== job 5840 ==
Design fpadder, start of the top module:
module fpadder (output logic [31:0] sum, output logic ready,
                input logic [31:0] a, input logic clock, nreset);
==> flow/config.mk <==
export PLATFORM = sky130hd
export DESIGN_NAME = fpadder
export DESIGN_NICKNAME = fpadder
export VERILOG_FILES = /design/flow/design.v
export SDC_FILE = /design/flow/constraint.sdc
export NUM_CORES = 4
export LEC_CHECK = 0
export ABC_AREA = 1
export CAP_MARGIN = 30
export CELL_PAD_IN_SITES_GLOBAL_PLACEMENT = 2
export CORE_MARGIN = 2
export CORE_UTILIZATION = 18
export CTS_CLUSTER_DIAMETER = 377
export GPL_ROUTABILITY_DRIVEN = 1
export GPL_TIMING_DRIVEN = 0
export SLEW_MARGIN = 20
export TNS_END_PERCENT = 35
==> flow/constraint.sdc <==
create_clock -name core_clock -period 20.0 [get_ports {clock}]
set_input_delay 4.0000 -clock core_clock [delete_from_list [all_inputs] [get_ports {clock}]]
set_output_delay 4.0000 -clock core_clock [all_outputs]
set_load 0.01 [all_outputs]
run.sh (not shown) runs the stock make flow with config.mk's settings and CLKGATE_MAP_FILE=.
diff inputs: job 5840 => job 2489
==> flow/config.mk <==
export PLATFORM = sky130hd
export DESIGN_NAME = fpadder
export DESIGN_NICKNAME = fpadder
export VERILOG_FILES = /design/flow/design.v
export SDC_FILE = /design/flow/constraint.sdc
export NUM_CORES = 4
export LEC_CHECK = 0
export CAP_MARGIN = 20
export CORE_MARGIN = 2
export CORE_UTILIZATION = 64
export SETUP_SLACK_MARGIN = 3.43
export SLEW_MARGIN = 20
==> flow/constraint.sdc <==
create_clock -name core_clock -period 13.6 [get_ports {clock}]
set_input_delay 2.7200 -clock core_clock [delete_from_list [all_inputs] [get_ports {clock}]]
set_output_delay 2.7200 -clock core_clock [all_outputs]
set_load 0.01 [all_outputs]
### Flow results
- Re number of antenna violations at the first check in global routing: job 2489 is 4 up on job 5840.
- Job 2489: clock skew is 5.6 ps lower than what job 5840 reported.
- Job 2489 and job 5840 ended up with nearly the same number of DRC violations after detailed routing.
- In job 2489, the instance tally after logic synthesis came out 400 below the value in job 5840.
- Between job 2489 and job 5840, it is job 2489 whose yosys synthesis chip area is higher, by 330 um2.
- Job 5840 leaves more setup margin than job 2489.
- met4 as the highest metal layer used by the detailed router was reported by job 5840, and met5 by job 2489.
- Cell count: job 2489 vs job 5840 down 36%
- [compare] base=job 5840 new=job 2489: clock-buffer cell count went down 1, relative area of clock buffers and inverters in the final design +0.36 points, total standard cell area after synthesis shows an increase of 330 um2, clock transition at the registers of the reported paths neither gained nor lost much.
diff inputs: job 2489 => job 1398
diff --git a/flow/config.mk b/flow/config.mk
--- a/flow/config.mk
+++ b/flow/config.mk
@@ -7,6 +7,10 @@
 export LEC_CHECK = 0
-export CAP_MARGIN = 20
+export CAP_MARGIN = 40
+export CELL_PAD_IN_SITES_GLOBAL_PLACEMENT = 0
 export CORE_MARGIN = 2
-export CORE_UTILIZATION = 64
-export SETUP_SLACK_MARGIN = 3.43
+export CORE_UTILIZATION = 66
+export GPL_ROUTABILITY_DRIVEN = 1
+export MIN_ROUTING_LAYER = met1
+export SETUP_SLACK_MARGIN = 0.86
 export SLEW_MARGIN = 20
+export TNS_END_PERCENT = 85
==> flow/constraint.sdc <==
create_clock -name core_clock -period 7.11 [get_ports {clock}]
set_input_delay 1.4220 -clock core_clock [delete_from_list [all_inputs] [get_ports {clock}]]
set_output_delay 1.4220 -clock core_clock [all_outputs]
set_load 0.01 [all_outputs]
Results
Job 1398 reached the final stage; the timing, DRC and antenna checks on its layout passed. Compared with job 2489, job 1398 shows a higher initial cell density of the core. Power delta for job 1398 relative to job 2489: about 100% higher. Per the comparison of job 1398 with job 2489, peak ir drop on the vdd network went up; detailed-router iteration count before antenna repair has increased; die size decreased by 3.0% relative to the old numbers. Comparing number of global-route vias before repair for job 2489 and job 1398, the bigger number came from job 1398.
Edits applied to the flow inputs when going from job 1398 to job 8421:
==> flow/config.mk <==
export PLATFORM = sky130hd
export DESIGN_NAME = fpadder
export DESIGN_NICKNAME = fpadder
export VERILOG_FILES = /design/flow/design.v
export SDC_FILE = /design/flow/constraint.sdc
export NUM_CORES = 4
export LEC_CHECK = 0
export CAP_MARGIN = 20
export CELL_PAD_IN_SITES_GLOBAL_PLACEMENT = 2
export CORE_MARGIN = 2
export CORE_UTILIZATION = 40
export GPL_TIMING_DRIVEN = 0
export SLEW_MARGIN = 20
==> flow/constraint.sdc <==
create_clock -name core_clock -period 20.0 [get_ports {clock}]
set_input_delay 4.0000 -clock core_clock [delete_from_list [all_inputs] [get_ports {clock}]]
set_output_delay 4.0000 -clock core_clock [all_outputs]
set_load 0.01 [all_outputs]
--- outcome ---
A cell type of the slowest stage on the worst timing path of sky130_fd_sc_hd__a211oi_1 is what job 8421 shows, while sky130_fd_sc_hd__dfrtp_1 belongs to job 1398.
On total wire length: between job 1398 and job 8421, it ends up higher for job 8421.
Minimum hold slack on job 8421 is down relative to job 1398.
Diff job 1398 -> job 8421: global-route usage over all layers shrank by 12 points, detailed-routed wire length on met2 picked up an extra 21%, share of power burned in combinational logic neither gained nor lost much.
Modified inputs, job 4229 compared to job 8421
diff --git a/flow/config.mk b/flow/config.mk
--- a/flow/config.mk
+++ b/flow/config.mk
@@ -8,6 +8,4 @@
 export CAP_MARGIN = 20
-export CELL_PAD_IN_SITES_GLOBAL_PLACEMENT = 2
 export CORE_MARGIN = 2
-export CORE_UTILIZATION = 40
-export GPL_TIMING_DRIVEN = 0
+export CORE_UTILIZATION = 26
 export SLEW_MARGIN = 20
==> flow/constraint.sdc <==
create_clock -name core_clock -period 9.53 [get_ports {clock}]
set_input_delay 1.9060 -clock core_clock [delete_from_list [all_inputs] [get_ports {clock}]]
set_output_delay 1.9060 -clock core_clock [all_outputs]
set_load 0.01 [all_outputs]
## What came out
- Job 4229 closes out successfully: all stages finished, all timing, DRC and antenna checks passed.
- Changes observed in job 4229 relative to job 8421: non-clock buffer count in the final layout saw a decrease, maximum fanout encountered on the critical timing path saw an increase, switching fraction of total power saw a decrease.
- Taking job 8421 as the reference, in job 4229 worst reg2reg path depth down 1; cell depth of the worst setup path moved down; sum of routed wire length over all layers down about 24%.
- A cell at the slowest stage of the critical path of sky130_fd_sc_hd__a211oi_1 is what job 8421 shows, while sky130_fd_sc_hd__o311ai_0 belongs to job 4229.
- Changes observed in job 4229 relative to job 8421: slew of the pin with the lowest slew margin lower, count of clock-buffer cells in the layout now sits higher, post-place setup slack fell by 9860 ps.
- In terms of share of cell area taken by flip-flops and latches, job 4229 and job 8421 differ only marginally.
Input changes introduced in job 7498 (baseline for comparison: job 4229):
diff --git a/flow/config.mk b/flow/config.mk
--- a/flow/config.mk
+++ b/flow/config.mk
@@ -9,3 +9,7 @@
 export CORE_MARGIN = 2
-export CORE_UTILIZATION = 26
+export CORE_UTILIZATION = 66
+export HOLD_SLACK_MARGIN = -0.08
+export MAX_ROUTING_LAYER = met4
+export SETUP_SLACK_MARGIN = 1.73
 export SLEW_MARGIN = 20
+export TNS_END_PERCENT = 75
==> flow/constraint.sdc <==
create_clock -name core_clock -period 6.84 [get_ports {clock}]
set_input_delay 1.3680 -clock core_clock [delete_from_list [all_inputs] [get_ports {clock}]]
set_output_delay 1.3680 -clock core_clock [all_outputs]
set_load 0.01 [all_outputs]
==> comparison <==
Completing all stages was not enough for job 7498: its layout failed the final checks because of negative setup slack. Taking job 4229 as the reference point, the met1 routed wirelength after detailed routing of job 7498 falls by 5300 um. Of job 4229 and job 7498, the run reporting the lower final-layout clock buffer total was job 7498. Between job 4229 and job 7498, initial standard-cell utilization of the core is lower for job 4229, job 7498 comes in above that. On clock skew, job 4229 and job 7498 are basically level. For the ratio of routed vias to standard cells, job 7498 came in 38% higher than job 4229 did. Going from job 4229 to job 7498, first-iteration DRC count shows an increase of 2879, die outline width shows a reduction of 97 um, post-layout net count shows an increase of 170, time the final worst path needs with I/O delays and setup shows a reduction of 1610 ps, cell area shows an increase of about 11%.
Power and IR drop assume default switching activity.
